middle:
==> flow/design.v (excerpt) <==
module bdm(
	input clk,
	input rst,
	input bkgd_in,
	output bkgd_out,
	output bkgd_is_high_z,
	output mcu_pwr,
	output mcu_vpp,
	input do_read,
	input do_write,
	input do_start_mcu,
	input do_stop_mcu,
	input do_delay,
	input do_echo_test,
	input do_enable_vpp,
	input do_disable_vpp,
	input do_echo_sync_value,
	input do_resync,
	input [7:0] data_in,
	output [7:0] data_out,
	output ready,
	output reg valid,
	output [3:0] debug
);
Size: about 200 flip-flops, roughly 39 I/O pins, about 12000 µm² of cells after synthesis.
Settings: LEC_CHECK=0, ABC_AREA=0, CAP_MARGIN=0, CELL_PAD_IN_SITES_DETAIL_PLACEMENT=1, CELL_PAD_IN_SITES_GLOBAL_PLACEMENT=2, CORE_MARGIN=2, CORE_UTILIZATION=30, CTS_CLUSTER_DIAMETER=370, GPL_ROUTABILITY_DRIVEN=0, GPL_TIMING_DRIVEN=0, MAX_ROUTING_LAYER=met4, PLACE_DENSITY_LB_ADDON=0.15, SETUP_SLACK_MARGIN=0.58, SLEW_MARGIN=10; clock period 5.0 ns.
run.sh (not shown) runs the stock make flow with config.mk's settings and CLKGATE_MAP_FILE=.
Both conditions hold for middle: the flow ran to the end and the final layout passed the timing, DRC and antenna checks.
## Diff of input files: west against middle
# middle
export LEC_CHECK = 0
export ABC_AREA = 0
export CAP_MARGIN = 0
export CELL_PAD_IN_SITES_DETAIL_PLACEMENT = 1
export CELL_PAD_IN_SITES_GLOBAL_PLACEMENT = 2
export CORE_MARGIN = 2
export CORE_UTILIZATION = 30
export CTS_CLUSTER_DIAMETER = 370
export GPL_ROUTABILITY_DRIVEN = 0
export GPL_TIMING_DRIVEN = 0
export MAX_ROUTING_LAYER = met4
export PLACE_DENSITY_LB_ADDON = 0.15
export SETUP_SLACK_MARGIN = 0.58
export SLEW_MARGIN = 10
create_clock -name core_clock -period 5.0 [get_ports {clk}]
# west
export LEC_CHECK = 0
export CAP_MARGIN = 20
export CORE_MARGIN = 2
export CORE_UTILIZATION = 66
export SLEW_MARGIN = 20
create_clock -name core_clock -period 3.36 [get_ports {clk}]
==> results <==
- The flow did not stop early for west: all stages ran, and the layout cleared the timing, DRC and antenna checks.
- middle: no failed stages, no open violations at the end
- The fraction of power spent switching nets reported for west is smaller than that of middle by 2.3 points.
- west vs. middle: worst setup slack shrank by 0.69 ns; clock-pin slew of the registers on the worst-case setup and hold paths barely changed; clock tree skew after final layout went down by 0.0070 ns; signed area change from the synthesized netlist to the final layout decreased by 5.1 points relative to the old numbers; global-route wire length before repair shrank by about 30%.

The RTL this note starts from:
==> flow/design.v <==
`timescale 1ns / 1ps
module startup_controller(
	input clk,
	input rst,
	input start,
	input stop,
	output reg mcu_pwr,
	output reg is_sending,
	output reg ready
);
reg is_pulling_low, is_waiting_for_clock, is_waiting_for_bkgd_stable;
reg [15:0] timer;
always @(posedge clk) begin
	if (rst || stop) begin  
		is_pulling_low <= 0;
		is_waiting_for_clock <= 0;
		is_waiting_for_bkgd_stable <= 0;
		is_sending <= 0;
		mcu_pwr <= 0;
		ready <= 1;
	end else if (start) begin
		is_pulling_low <= 1;
		is_sending <= 1;
		timer <= 250;  
		ready <= 0;
	end else if (is_pulling_low) begin
		if (timer == 0) begin
			mcu_pwr <= 1;
			is_pulling_low <= 0;
			is_waiting_for_clock <= 1;
			timer <= 1200;  
		end else begin
			timer <= timer - 1;
		end
	end else if (is_waiting_for_clock) begin
		if (timer == 0) begin
			is_sending <= 0;  
			is_waiting_for_clock <= 0;
			is_waiting_for_bkgd_stable <= 1;
			timer <= 500;  
		end else begin
			timer <= timer - 1;
		end
	end else if (is_waiting_for_bkgd_stable) begin
		if (timer == 0) begin
			is_waiting_for_bkgd_stable <= 0;
			ready <= 1;
		end else begin
			timer <= timer - 1;
		end
	end
end
endmodule
`timescale 1ns / 1ps
module sync_controller(
	input clk,
	input rst,
	input bkgd_in,
	output is_sending,
	input start_sync,
	output [31:0] sync_length,
	output sync_length_is_ready,
	output reg ready,
	output [4:0] debug
);
parameter HIGHTIME = 32'd6500;  
reg [2:0] state;
reg [31:0] sync_count;
assign debug = {2'd0, state};
assign is_sending = state == 1;
assign sync_length = sync_count;
assign sync_length_is_ready = (state != 1) && (state != 4);
always @(posedge clk) begin
	sync_count <= sync_count;
	if (rst) begin
		state <= 0;
		sync_count <= HIGHTIME;  
		ready <= 0;
	end else if (start_sync) begin
		state <= 1;
		sync_count <= HIGHTIME;
		ready <= 0;
	end else if (state == 1) begin
		if (sync_count == 0) begin
			state <= 2;
			sync_count <= 8'h0f;
		end else begin
			sync_count <= sync_count - 1;
		end
	end else if (state == 2) begin
		if (sync_count == 0) begin
			state <= 3;
		end else begin
			sync_count <= sync_count - 1;
		end
	end else if (state == 3) begin
		if (bkgd_in == 0) begin
			state <= 4;
		end
	end else if (state == 4) begin
		if (bkgd_in == 1) begin
			state <= 0;
			ready <= 1;
		end else begin
			sync_count <= sync_count + 1;
		end
	end
end
endmodule
`timescale 1ns / 1ps
module bdc_clk_pulse_generator(
	input clk,
	input rst,
	output bdc_clk_pulse,
	input [31:0] sync_length,
	input set_sync_length
);
reg [15:0] counter;
reg [31:0] target_time;  
reg [31:0] residual;
assign bdc_clk_pulse = counter == 0;
always @(posedge clk) begin
	if (rst) begin
		counter <= 0;
		target_time <= 0;
		residual <= 0;
	end else if (set_sync_length) begin
		target_time <= sync_length;
		residual <= sync_length;
	end else if (counter > residual[31:7]) begin
		counter <= 0;
		residual <= residual[6:0] + target_time;
	end else begin
		counter <= counter + 1;
	end
end
endmodule
`timescale 1ns / 1ps
module bdc_interface(
	input clk,
	input rst,
	output reg is_sending,
	input bkgd_in,
	input tgt_clk_pulse,
	input [7:0] data_in,
	input send_data,
	output reg [7:0] data_out,
	input read_data,
	output ready
);
reg [3:0] state;
reg [7:0] tgt_clk_timer;
reg [7:0] data;
reg [3:0] bitsleft;
assign ready = state == 0 && !read_data && !send_data;
always @(posedge clk) begin
	if (rst) begin
		state <= 0;
		tgt_clk_timer <= 0;
		is_sending <= 0;
	end else if (tgt_clk_timer > 0) begin
		if (tgt_clk_pulse) begin
			tgt_clk_timer <= tgt_clk_timer - 1;
		end
	end else begin
		case (state)
		0: begin
			if (send_data) begin
				state <= 1;
				data <= data_in;
				bitsleft <= 8;
			end else if (read_data) begin
				state <= 3;
				bitsleft <= 8;
			end
		end
		1: begin
			if (bitsleft > 0) begin
				state <= 2;
				is_sending <= 1;
				if (data[7]) begin
					tgt_clk_timer <= 4;
				end else begin
					tgt_clk_timer <= 14;
				end
			end else begin
				state <= 0;
			end
		end
		2: begin
			is_sending <= 0;
			if (data[7]) begin
				tgt_clk_timer <= 14;
			end else begin
				tgt_clk_timer <= 4;
			end
			state <= 1;
			bitsleft <= bitsleft - 1;
			data <= {data[6:0], 1'd0};
		end
		3: begin
			if (bitsleft > 0) begin
				is_sending <= 1;
				tgt_clk_timer <= 3;
				state <= 4;
			end else begin
				data_out <= data;
				state <= 0;
			end
		end
		4: begin
			is_sending <= 0;
			tgt_clk_timer <= 7;
			state <= 5;
		end
		5: begin
			data <= {data[6:0], bkgd_in};
			bitsleft <= bitsleft - 1;
			tgt_clk_timer <= 6;
			state <= 3;
		end
		endcase
	end
end
endmodule
`timescale 1ns / 1ps
module bdm(
	input clk,
	input rst,
	input bkgd_in,
	output bkgd_out,
	output bkgd_is_high_z,
	output mcu_pwr,
	output mcu_vpp,
	input do_read,
	input do_write,
	input do_start_mcu,
	input do_stop_mcu,
	input do_delay,
	input do_echo_test,
	input do_enable_vpp,
	input do_disable_vpp,
	input do_echo_sync_value,
	input do_resync,
	input [7:0] data_in,
	output [7:0] data_out,
	output ready,
	output reg valid,
	output [3:0] debug
);
reg [7:0] echo_data;
wire [31:0] sync_count;
wire sync_is_sending;
wire [4:0] sync_debug;
reg sync_start;
wire sync_ready;
wire startup_start;
reg startup_stop;
wire startup_is_sending, startup_ready;
wire bdc_is_sending, bdc_ready;
wire [7:0] bdc_data_out;
wire bdc_read_data, bdc_send_data;
wire hold_commands_in_reset;
assign hold_commands_in_reset = 1'd0;  
wire bdc_clk_pulse;
reg [3:0] state;
reg [7:0] delay_counter;
startup_controller startup_controller(
	.clk(clk),
	.rst(rst || hold_commands_in_reset),
	.start(startup_start),
	.stop(startup_stop),
	.mcu_pwr(mcu_pwr),
	.is_sending(startup_is_sending),
	.ready(startup_ready)
);
sync_controller sync_controller(
	.clk(clk),
	.rst(rst || hold_commands_in_reset || do_stop_mcu || do_resync),
	.bkgd_in(bkgd_in),
	.is_sending(sync_is_sending),
	.start_sync(sync_start),
	.sync_length(sync_count),
	.sync_length_is_ready(),
	.ready(sync_ready),
	.debug(sync_debug)
);
reg set_bdc_pulse_gen;
bdc_clk_pulse_generator bdc_clk_pulse_generator(
	.clk(clk),
	.rst(rst || hold_commands_in_reset),
	.bdc_clk_pulse(bdc_clk_pulse),
	.sync_length(sync_count),
	.set_sync_length(set_bdc_pulse_gen)
);
bdc_interface bdc_interface(
	.clk(clk),
	.rst(rst || hold_commands_in_reset),
	.is_sending(bdc_is_sending),
	.bkgd_in(bkgd_in),
	.tgt_clk_pulse(bdc_clk_pulse),
	.data_in(data_in),
	.send_data(bdc_send_data),
	.data_out(bdc_data_out),
	.read_data(bdc_read_data),
	.ready(bdc_ready)
);
assign debug = sync_debug; 
assign bkgd_out = 1'd0;
assign bkgd_is_high_z =
	(state == 1 && startup_is_sending) ? 1'd0 :
	(state == 2 && sync_is_sending) ? 1'd0 :
	(state == 3 && bdc_is_sending) ? 1'd0 :
	(state == 4 && bdc_is_sending) ? 1'd0 :
	1'd1;
assign startup_start = state == 0 && do_start_mcu;
assign bdc_read_data = state == 0 && do_read;
assign bdc_send_data = state == 0 && do_write;
assign data_out =
	state == 5 ? echo_data :
	state == 7 ? sync_count[15:8] :
	state == 8 ? sync_count[7:0] :
	bdc_data_out;
assign ready = state == 0 && !do_start_mcu && !do_stop_mcu && !do_read && !do_write && !do_delay && !do_echo_test && !do_echo_sync_value && !do_resync;
reg vpp_enabled;
assign mcu_vpp = vpp_enabled;
always @(posedge clk) begin
	startup_stop <= 0;
	sync_start <= 0;
	set_bdc_pulse_gen <= 0;
	valid <= 0;
	if (rst) begin
		state <= 0;
		vpp_enabled <= 0;
	end else if (state == 0) begin
		if (do_start_mcu) begin
			state <= 1;
		end else if (do_stop_mcu) begin
			startup_stop <= 1;
		end else if (do_read) begin
			state <= 3;
		end else if (do_write) begin
			state <= 4;
		end else if (do_delay) begin
			state <= 6;
			delay_counter <= {data_in, 4'd0};
		end else if (do_echo_test) begin
			state <= 5;
			echo_data <= data_in;
			valid <= 1;
		end else if (do_enable_vpp) begin
			vpp_enabled <= 1;
		end else if (do_disable_vpp) begin
			vpp_enabled <= 0;
		end else if (do_echo_sync_value) begin
			state <= 7;
			valid <= 1;
		end else if (do_resync) begin
			state <= 2;
			sync_start <= 1;
		end
	end else if (state == 1) begin
		if (startup_ready) begin
			state <= 2;
			sync_start <= 1;
		end
	end else if (state == 2) begin
		if (sync_ready) begin
			set_bdc_pulse_gen <= 1;
			state <= 0;
		end
	end else if (state == 3) begin
		if (bdc_ready) begin
			state <= 0;
			valid <= 1;
		end
	end else if (state == 4) begin
		if (bdc_ready) begin
			state <= 0;
		end
	end else if (state == 6) begin
		if (delay_counter == 0) begin
			state <= 0;
		end else begin
			delay_counter <= delay_counter - 1;
		end
	end else if (state == 5) begin
		state <= 0;
	end else if (state == 7) begin
		state <= 8;
		valid <= 1;
	end else if (state == 8) begin
		state <= 0;
	end
end
endmodule
make LEC_CHECK=0 CAP_MARGIN=20 CORE_MARGIN=2 CORE_UTILIZATION=23 SLEW_MARGIN=20 finish   # period 4.08 ns
The starting point finished with timing, DRC and antenna clean.
==> next run, changes <==
--- a/flow/config.mk
+++ b/flow/config.mk
@@ -7,0 +8 @@
+export ABC_AREA = 1
@@ -10 +11,2 @@
-export CORE_UTILIZATION = 23
+export CORE_UTILIZATION = 72
+export CTS_CLUSTER_DIAMETER = 95
==> flow/constraint.sdc (replaced) <==
create_clock -name core_clock -period 2.31 [get_ports {clk}]
set_input_delay 0.4620 -clock core_clock [delete_from_list [all_inputs] [get_ports {clk}]]
set_output_delay 0.4620 -clock core_clock [all_outputs]
set_load 0.01 [all_outputs]
- non-clock buffer count is higher by 52
- power is higher by 79%
- clock-buffer cell count is lower by 8
- sequential power is higher by about 80%
- hold slack is worse by 0.19 ns
==> next run, changes <==
--- a/flow/config.mk
+++ b/flow/config.mk
@@ -8 +7,0 @@
-export ABC_AREA = 1
@@ -11,2 +10 @@
-export CORE_UTILIZATION = 72
-export CTS_CLUSTER_DIAMETER = 95
+export CORE_UTILIZATION = 40
==> flow/constraint.sdc (replaced) <==
create_clock -name core_clock -period 4.08 [get_ports {clk}]
set_input_delay 0.8160 -clock core_clock [delete_from_list [all_inputs] [get_ports {clk}]]
set_output_delay 0.8160 -clock core_clock [all_outputs]
set_load 0.01 [all_outputs]
Global-route usage drops by 20 points.
Non-clock buffer count shrinks by 55.
Routed wire length falls by about 20%.
Synthesized area falls by about 10%.
==> next run, changes <==
--- a/flow/config.mk
+++ b/flow/config.mk
@@ -7,0 +8 @@
+export ABC_AREA = 1
@@ -10 +11,2 @@
-export CORE_UTILIZATION = 40
+export CORE_UTILIZATION = 72
+export CTS_CLUSTER_SIZE = 98
@@ -11,0 +14 @@
+export TNS_END_PERCENT = 10
==> flow/constraint.sdc (replaced) <==
create_clock -name core_clock -period 2.26 [get_ports {clk}]
set_input_delay 0.4520 -clock core_clock [delete_from_list [all_inputs] [get_ports {clk}]]
set_output_delay 0.4520 -clock core_clock [all_outputs]
set_load 0.01 [all_outputs]
The new run completed and failed the layout checks on negative setup slack.
Clock-buffer cell count decreases by 7.
Power grows by 79%.
Worst setup slack gets worse by 0.42 ns.
==> next run, changes <==
--- a/flow/config.mk
+++ b/flow/config.mk
@@ -8 +7,0 @@
-export ABC_AREA = 1
@@ -11,2 +10 @@
-export CORE_UTILIZATION = 72
-export CTS_CLUSTER_SIZE = 98
+export CORE_UTILIZATION = 40
@@ -14 +11,0 @@
-export TNS_END_PERCENT = 10
==> flow/constraint.sdc (replaced) <==
create_clock -name core_clock -period 5.0 [get_ports {clk}]
set_input_delay 1.0000 -clock core_clock [delete_from_list [all_inputs] [get_ports {clk}]]
set_output_delay 1.0000 -clock core_clock [all_outputs]
set_load 0.01 [all_outputs]
After rerunning: Now the flow ran to the end with no violations. Power went down by 55%. Area after synthesis went down by 9.7%. Setup slack is better by 0.99 ns. Cell count went down by 22%. Final area went down by 11%. Die size went up by 61%. Hold slack is better by 0.19 ns.
Power and IR drop assume default switching activity.
